## the baseline
## Cinema
module Cinema(input [17:0]SW, input clk, input rst, output reg [17:0]LEDR , input [3:0]KEY, output [7:0]HEX0,
			  output [7:0]HEX4, output [7:0]HEX5, output [7:0]HEX6, output [7:0]HEX7, output [7:0]HEX1, output [7:0]HEX2, output [7:0]HEX3);
make LEC_CHECK=0 ABC_AREA=0 CAP_MARGIN=0 CELL_PAD_IN_SITES_GLOBAL_PLACEMENT=0 CORE_MARGIN=2 CORE_UTILIZATION=70 CTS_CLUSTER_SIZE=33 MAX_ROUTING_LAYER=met5 PLACE_DENSITY_LB_ADDON=0.24 SLEW_MARGIN=20 TNS_END_PERCENT=80 finish   # period 10.1 ns
run.sh (not shown) runs the stock make flow with config.mk's settings and CLKGATE_MAP_FILE=.
Status the baseline: flow complete, layout not clean - negative setup slack
--- input diff the baseline..the candidate ---
Settings: swapping 70 for 72 in CORE_UTILIZATION; swapping 0.24 for 0.01 in PLACE_DENSITY_LB_ADDON; clearing CTS_CLUSTER_SIZE, which used to be 33; swapping 10.1 for 15.7 in the clock period (ns, I/O delays scaled along).
Results
[the candidate] flow finished | final checks: failed | reasons: negative setup slack. Taking the baseline as the reference, in the candidate number of cells upsized or downsized after cts -about 18%, cell count of the worst reg-to-reg path decreased 7.4%, instance count on the critical path fell 1.3%. Of the candidate and the baseline, the run reporting the lower mean number of vias per cell was the candidate. Diff the baseline -> the candidate: wire length lower, met3 track demand over resource in global routing lost 2.5 points.


Cinema again, from the RTL that the note above started with.
==> flow/config.mk <==
export PLATFORM = sky130hd
export DESIGN_NAME = Cinema
export DESIGN_NICKNAME = Cinema
export VERILOG_FILES = /design/flow/design.v
export SDC_FILE = /design/flow/constraint.sdc
export NUM_CORES = 4
export LEC_CHECK = 0
export CAP_MARGIN = 20
export CORE_MARGIN = 2
export CORE_UTILIZATION = 72
export CTS_CLUSTER_DIAMETER = 230
export CTS_CLUSTER_SIZE = 24
export HOLD_SLACK_MARGIN = -0.09
export SETUP_SLACK_MARGIN = 2.71
export SLEW_MARGIN = 20
==> flow/constraint.sdc <==
create_clock -name core_clock -period 16.3 [get_ports {clk}]
set_input_delay 3.2600 -clock core_clock [delete_from_list [all_inputs] [get_ports {clk}]]
set_output_delay 3.2600 -clock core_clock [all_outputs]
set_load 0.01 [all_outputs]
The first run completed and failed the layout checks on setup timing.
Rerun with:
- ABC_AREA: not set -> 1
- CTS_CLUSTER_DIAMETER: 230 -> 170
- CTS_CLUSTER_SIZE: 24 -> 98
- HOLD_SLACK_MARGIN: -0.09 -> not set
- SETUP_SLACK_MARGIN: 2.71 -> not set
- clock period: 16.3 -> 13.0 ns (I/O delays scaled with it)
Result: The changed run aborted during global routing (5_1_grt). Area after synthesis decreases by about 2.7%. Die area shrinks by about 2.6%. Synthesized cell count rises by 11%.
Rerun with:
- CORE_UTILIZATION: 72 -> 68
- CTS_CLUSTER_DIAMETER: 170 -> 375
- PLACE_DENSITY: not set -> 0.38
- clock period: 13.0 -> 10.8 ns (I/O delays scaled with it)
The new run never finished: it broke off in global routing (5_1_grt) with GRT-0232.
Synthesized area does not change.
Die size rises by a few percent.
Synthesized cell count stays the same.
Rerun with:
- CORE_UTILIZATION: 68 -> 72
- CTS_CLUSTER_DIAMETER: 375 -> not set
- CTS_CLUSTER_SIZE: 98 -> 79
- HOLD_SLACK_MARGIN: not set -> 0.29
- PLACE_DENSITY: 0.38 -> not set
- PLACE_DENSITY_LB_ADDON: not set -> 0.01
- clock period: 10.8 -> 14.3 ns (I/O delays scaled with it)
=>
- The new run did not get past global routing (5_1_grt) on GRT-0232
- synthesized cell count stays the same
- die area drops by a few percent
- area after synthesis is unchanged


Cinema again, from the RTL that the note above started with.
// Cinema
module Cinema(input [17:0]SW, input clk, input rst, output reg [17:0]LEDR , input [3:0]KEY, output [7:0]HEX0,
			  output [7:0]HEX4, output [7:0]HEX5, output [7:0]HEX6, output [7:0]HEX7, output [7:0]HEX1, output [7:0]HEX2, output [7:0]HEX3);
integer filmeEscolhido;  
integer filme;  
integer horarioEscolhido;  
integer horario;  
integer assentoEscolhido;  
reg [17:0] assento11;  
reg [17:0] assento12;  
reg [17:0] assento21;  
reg [17:0] assento22;  
integer valorInserido;  
integer valor;  
integer pago;  
integer quantidadeDeIngresso;  
integer trocoFeito;  
integer troco;  
wire [7:0]F = 4'hF;  
wire [7:0]H = 4'hC;  
reg [7:0]dFilme;  
reg [7:0]dHorario;  
reg [7:0]display1;  
reg [7:0]display2;  
reg [7:0]display3;  
reg [7:0]display4;  
integer bouncing;  
integer bouncing2;  
integer i;  
integer pagoAgora;  
always@(posedge clk) begin
  if (rst) begin  
    filmeEscolhido <= 0; filme <= 0; horarioEscolhido <= 0; horario <= 0; assentoEscolhido <= 0;
    assento11 <= 0; assento12 <= 0; assento21 <= 0; assento22 <= 0;
    valorInserido <= 0; valor <= 0; pago <= 0; quantidadeDeIngresso <= 0; trocoFeito <= 0; troco <= 0;
    dFilme <= 0; dHorario <= 0; display1 <= 0; display2 <= 0; display3 <= 0; display4 <= 0;
    bouncing <= 0; LEDR <= 0;
  end else begin
    if(!filmeEscolhido && bouncing == 0) begin  
  ...
Settings: LEC_CHECK=0, ABC_AREA=1, CAP_MARGIN=0, CELL_PAD_IN_SITES_GLOBAL_PLACEMENT=0, CORE_MARGIN=2, CORE_UTILIZATION=72, MAX_ROUTING_LAYER=met5, PLACE_DENSITY_LB_ADDON=0.01, SETUP_SLACK_MARGIN=3.95, SLEW_MARGIN=20, TNS_END_PERCENT=80; clock period 13.7 ns.
The starting point stopped in 5_1_grt, error GRT-0232.
Edit:
Settings changed: ABC_AREA 1 to 0, CORE_MARGIN 2 to 3, CORE_UTILIZATION 72 to 66, PLACE_DENSITY_LB_ADDON 0.01 to unset, SETUP_SLACK_MARGIN 3.95 to unset.
Clock period 13.7 ns to 15.7 ns, I/O delays scaled along.
With this change the flow finished but fails on setup timing.
Synthesized cell count drops by about 10%.
Area after synthesis goes up by about 2.8%.
Die size went up by 14%.
Edit:
Settings changed: ABC_AREA 0 to unset, CAP_MARGIN 0 to 20, CELL_PAD_IN_SITES_GLOBAL_PLACEMENT 0 to unset, CORE_MARGIN 3 to 2, CORE_UTILIZATION 66 to 43, MAX_ROUTING_LAYER met5 to unset, TNS_END_PERCENT 80 to unset.
Clock period 15.7 ns to 14.2 ns, I/O delays scaled along.
The changed run completed and failed the layout checks on setup timing.
Clock skew fell by 4.0 ps.
First-iteration DRC count goes down by a quarter to a third.
Via count went down by a few percent.


## run A
Starting RTL as in the previous note.
clock: 19.9 ns
lec_check: 0
abc_area: 0
cap_margin: 0
cell_pad_in_sites_global_placement: 3
core_margin: 10
core_utilization: 26
cts_cluster_diameter: 134
gpl_routability_driven: 0
max_routing_layer: met4
min_routing_layer: met2
place_density_lb_addon: 0.24
slew_margin: 20
tns_end_percent: 40
Run A reached the end of the flow, and the finished layout is clean on the timing, DRC and antenna checks.
Inputs modified between run A and run B:
==> flow/config.mk <==
export PLATFORM = sky130hd
export DESIGN_NAME = Cinema
export DESIGN_NICKNAME = Cinema
export VERILOG_FILES = /design/flow/design.v
export SDC_FILE = /design/flow/constraint.sdc
export NUM_CORES = 4
export LEC_CHECK = 0
export CAP_MARGIN = 20
export CORE_MARGIN = 2
export CORE_UTILIZATION = 72
export PLACE_DENSITY_LB_ADDON = 0.01
export SLEW_MARGIN = 20
==> flow/constraint.sdc <==
create_clock -name core_clock -period 14.5 [get_ports {clk}]
set_input_delay 2.9000 -clock core_clock [delete_from_list [all_inputs] [get_ports {clk}]]
set_output_delay 2.9000 -clock core_clock [all_outputs]
set_load 0.01 [all_outputs]
==> comparison <==
[flow] run B | stages: complete | final checks: fail | reason: negative setup slack. Comparing run A and run B, the higher non-clock buffer count was measured on run B. When the final numbers for run A and run B were put side by side, the amount of wire on met3 after detailed routing turned out to be greater in run A. In the metrics for run A and run B, the one carrying the lower arrival time at the worst endpoint is run B. Compared to run A, run B has final standard cell count with taps included and fillers excluded 13% lower.
--- input diff run B..run C ---
--- a/flow/config.mk
+++ b/flow/config.mk
@@ -9,4 +9,7 @@
 export CORE_MARGIN = 2
 export CORE_UTILIZATION = 72
+export MAX_ROUTING_LAYER = met4
 export PLACE_DENSITY_LB_ADDON = 0.01
+export SETUP_SLACK_MARGIN = 4.25
 export SLEW_MARGIN = 20
+export TNS_END_PERCENT = 5
==> flow/constraint.sdc <==
create_clock -name core_clock -period 14.3 [get_ports {clk}]
set_input_delay 2.8600 -clock core_clock [delete_from_list [all_inputs] [get_ports {clk}]]
set_output_delay 2.8600 -clock core_clock [all_outputs]
set_load 0.01 [all_outputs]
Findings:
Run C against run B: ratio of final minimum period to clock period went up, number of design-rule violations left by the first detailed-router iteration lost 24%. Summary of run C over run B: routed wire length saw a decrease, cell area after layout saw a decrease, number of global-route vias before repair saw an increase. In run C the combinational gate area turned out 190 sq um lower than in run B. Run C: data arrival time at the worst-slack endpoint is 350 ps higher than what run B reported. Compared with run B, run C shows utilization lower by 1.6 points. In run C the implementation completed, yet the final layout does not meet the checks, the culprit being negative setup slack. met2 wire length went down by a few percent going from run B to run C.
diff inputs: run C => run D
--- a/flow/config.mk
+++ b/flow/config.mk
@@ -9,7 +9,7 @@
 export CORE_MARGIN = 2
 export CORE_UTILIZATION = 72
-export MAX_ROUTING_LAYER = met4
+export HOLD_SLACK_MARGIN = -0.08
 export PLACE_DENSITY_LB_ADDON = 0.01
-export SETUP_SLACK_MARGIN = 4.25
+export SETUP_SLACK_MARGIN = 4.19
 export SLEW_MARGIN = 20
 export TNS_END_PERCENT = 5
==> flow/constraint.sdc <==
create_clock -name core_clock -period 14.5 [get_ports {clk}]
set_input_delay 2.9000 -clock core_clock [delete_from_list [all_inputs] [get_ports {clk}]]
set_output_delay 2.9000 -clock core_clock [all_outputs]
set_load 0.01 [all_outputs]
## What came out
- Every stage of run D finished as expected; the final checks, on the other hand, flagged negative setup slack, which means the layout fails.
- Against run C, run D comes in 3.0 ps lower on worst hold slack.
- Compared to run C, run D shows a wider setup margin.
#### Input delta (run E over run D)
--- a/flow/config.mk
+++ b/flow/config.mk
@@ -9,5 +9,7 @@
 export CORE_MARGIN = 2
 export CORE_UTILIZATION = 72
+export CTS_CLUSTER_SIZE = 39
 export HOLD_SLACK_MARGIN = -0.08
+export MAX_ROUTING_LAYER = met4
 export PLACE_DENSITY_LB_ADDON = 0.01
 export SETUP_SLACK_MARGIN = 4.19
==> flow/constraint.sdc <==
create_clock -name core_clock -period 14.1 [get_ports {clk}]
set_input_delay 2.8200 -clock core_clock [delete_from_list [all_inputs] [get_ports {clk}]]
set_output_delay 2.8200 -clock core_clock [all_outputs]
set_load 0.01 [all_outputs]
Results
Run E ran in full, but the layout does not pass; the checks complain about negative setup slack. When run E is measured against run D, its slew at the pin closest to its max-slew limit turns out 23 ps lower. Against run D, final estimated routing congestion in global placement in run E rose by a few percent. Run E ends up with lower layout clock buffer count than run D does. Core utilization: run D and run E compared, lower one is run D. The reg2reg setup slack number comes out lower for run E vs run D. Higher final worst-path setup slack was reported by run D, not run E.
Input-level comparison between run F and run E:
--- a/flow/config.mk
+++ b/flow/config.mk
@@ -6,12 +6,10 @@
 export NUM_CORES = 4
 export LEC_CHECK = 0
+export ABC_AREA = 1
 export CAP_MARGIN = 20
 export CORE_MARGIN = 2
 export CORE_UTILIZATION = 72
-export CTS_CLUSTER_SIZE = 39
-export HOLD_SLACK_MARGIN = -0.08
-export MAX_ROUTING_LAYER = met4
+export CTS_CLUSTER_DIAMETER = 201
 export PLACE_DENSITY_LB_ADDON = 0.01
-export SETUP_SLACK_MARGIN = 4.19
 export SLEW_MARGIN = 20
 export TNS_END_PERCENT = 5
==> flow/constraint.sdc <==
create_clock -name core_clock -period 14.3 [get_ports {clk}]
set_input_delay 2.8600 -clock core_clock [delete_from_list [all_inputs] [get_ports {clk}]]
set_output_delay 2.8600 -clock core_clock [all_outputs]
set_load 0.01 [all_outputs]
==> results <==
- Area share of xor/xnor cells in the synthesized design for run F: 1.0 points down relative to run E
- The post-place instance area in run F sits 4.5% below the value recorded for run E.
- Run F vs run E: number of instances in the synthesized netlist up in run F
- Chip area in the Yosys report: run E and run F compared, higher one is run E
- Of run F and run E, it is run F that has the higher portion of the post-synthesis area used by sequential elements.
- Comparing run E and run F, area fraction in mux cells is lower on run F.
- Run F did not finish; the tool stopped in global routing with error GRT-0232.
- Delta(placed wire-length estimate, run F - run E) < 0
- Comparing run E and run F, the higher width of the die was measured on run E.


Starting RTL as in the previous note.
==> flow/config.mk <==
export PLATFORM = sky130hd
export DESIGN_NAME = Cinema
export DESIGN_NICKNAME = Cinema
export VERILOG_FILES = /design/flow/design.v
export SDC_FILE = /design/flow/constraint.sdc
export NUM_CORES = 4
export LEC_CHECK = 0
export ABC_AREA = 1
export CAP_MARGIN = 10
export CORE_MARGIN = 2
export CORE_UTILIZATION = 72
export CTS_CLUSTER_DIAMETER = 383
export CTS_CLUSTER_SIZE = 72
export HOLD_SLACK_MARGIN = 0.3
export SETUP_SLACK_MARGIN = -0.56
export SLEW_MARGIN = 20
==> flow/constraint.sdc <==
create_clock -name core_clock -period 11.0 [get_ports {clk}]
set_input_delay 2.2000 -clock core_clock [delete_from_list [all_inputs] [get_ports {clk}]]
set_output_delay 2.2000 -clock core_clock [all_outputs]
set_load 0.01 [all_outputs]
The baseline died in 5_1_grt, error GRT-0232.
Next try:
--- a/flow/config.mk
+++ b/flow/config.mk
@@ -9 +9 @@
-export CAP_MARGIN = 10
+export CAP_MARGIN = 15
@@ -12 +12 @@
-export CTS_CLUSTER_DIAMETER = 383
+export CTS_CLUSTER_DIAMETER = 91
@@ -14,2 +14 @@
-export HOLD_SLACK_MARGIN = 0.3
-export SETUP_SLACK_MARGIN = -0.56
+export SETUP_SLACK_MARGIN = -0.8
==> flow/constraint.sdc (replaced) <==
create_clock -name core_clock -period 11.2 [get_ports {clk}]
set_input_delay 2.2400 -clock core_clock [delete_from_list [all_inputs] [get_ports {clk}]]
set_output_delay 2.2400 -clock core_clock [all_outputs]
set_load 0.01 [all_outputs]
Effect: The changed run failed in 5_1_grt. Die size does not change. Synthesized cell count does not change. Synthesized area is unchanged.
Next try:
--- a/flow/config.mk
+++ b/flow/config.mk
@@ -9 +9 @@
-export CAP_MARGIN = 15
+export CAP_MARGIN = 20
@@ -11,4 +11,2 @@
-export CORE_UTILIZATION = 72
-export CTS_CLUSTER_DIAMETER = 91
-export CTS_CLUSTER_SIZE = 72
-export SETUP_SLACK_MARGIN = -0.8
+export CORE_UTILIZATION = 62
+export CTS_CLUSTER_SIZE = 98
==> flow/constraint.sdc (replaced) <==
create_clock -name core_clock -period 10.8 [get_ports {clk}]
set_input_delay 2.1600 -clock core_clock [delete_from_list [all_inputs] [get_ports {clk}]]
set_output_delay 2.1600 -clock core_clock [all_outputs]
set_load 0.01 [all_outputs]
=> The new run finished but fails on setup timing. Synthesized cell count is unchanged. Die area grows by about a fifth. Area after synthesis does not change.
Next try:
--- a/flow/config.mk
+++ b/flow/config.mk
@@ -11 +11,2 @@
-export CORE_UTILIZATION = 62
+export CORE_UTILIZATION = 61
+export CTS_CLUSTER_DIAMETER = 324
@@ -13,0 +15 @@
+export TNS_END_PERCENT = 20
==> flow/constraint.sdc (replaced) <==
create_clock -name core_clock -period 10.6 [get_ports {clk}]
set_input_delay 2.1200 -clock core_clock [delete_from_list [all_inputs] [get_ports {clk}]]
set_output_delay 2.1200 -clock core_clock [all_outputs]
set_load 0.01 [all_outputs]
The new run produced a layout that fails on setup timing.
First-iteration DRC count is higher by 19%.
Area after synthesis is unchanged.
Critical path depth is higher by 16.
Next try:
--- a/flow/config.mk
+++ b/flow/config.mk
@@ -8 +7,0 @@
-export ABC_AREA = 1
@@ -11,3 +10,3 @@
-export CORE_UTILIZATION = 61
-export CTS_CLUSTER_DIAMETER = 324
-export CTS_CLUSTER_SIZE = 98
+export CORE_UTILIZATION = 72
+export CTS_CLUSTER_DIAMETER = 91
+export SETUP_SLACK_MARGIN = -0.8
@@ -15 +13,0 @@
-export TNS_END_PERCENT = 20
==> flow/constraint.sdc (replaced) <==
create_clock -name core_clock -period 14.4 [get_ports {clk}]
set_input_delay 2.8800 -clock core_clock [delete_from_list [all_inputs] [get_ports {clk}]]
set_output_delay 2.8800 -clock core_clock [all_outputs]
set_load 0.01 [all_outputs]
The changed run finished but fails on setup timing.
First-iteration DRC count rises by about 100%.
Final cell count fell by about 12%.
Count of clock-buffer cells in the layout does not change.
Worst setup slack gains 1.4 ns.
Routed wire length climbs by 2.3%.
Design area drops by about 4.4%.
Area after synthesis came out higher by about 2.8%.
Worst hold slack gets better by 0.0096 ns.
Next try:
--- a/flow/config.mk
+++ b/flow/config.mk
@@ -7,0 +8 @@
+export ABC_AREA = 1
@@ -11,2 +12,2 @@
-export CTS_CLUSTER_DIAMETER = 91
-export SETUP_SLACK_MARGIN = -0.8
+export HOLD_SLACK_MARGIN = -0.08
+export PLACE_DENSITY_LB_ADDON = 0.01
@@ -13,0 +15 @@
+export TNS_END_PERCENT = 5
==> flow/constraint.sdc (replaced) <==
create_clock -name core_clock -period 14.5 [get_ports {clk}]
set_input_delay 2.9000 -clock core_clock [delete_from_list [all_inputs] [get_ports {clk}]]
set_output_delay 2.9000 -clock core_clock [all_outputs]
set_load 0.01 [all_outputs]
Result: This time the run never finished: it broke off in 5_1_grt on GRT-0232. Synthesized area went down by a few percent. Die area went down by a few percent. Synthesized cell count went up by roughly a tenth.
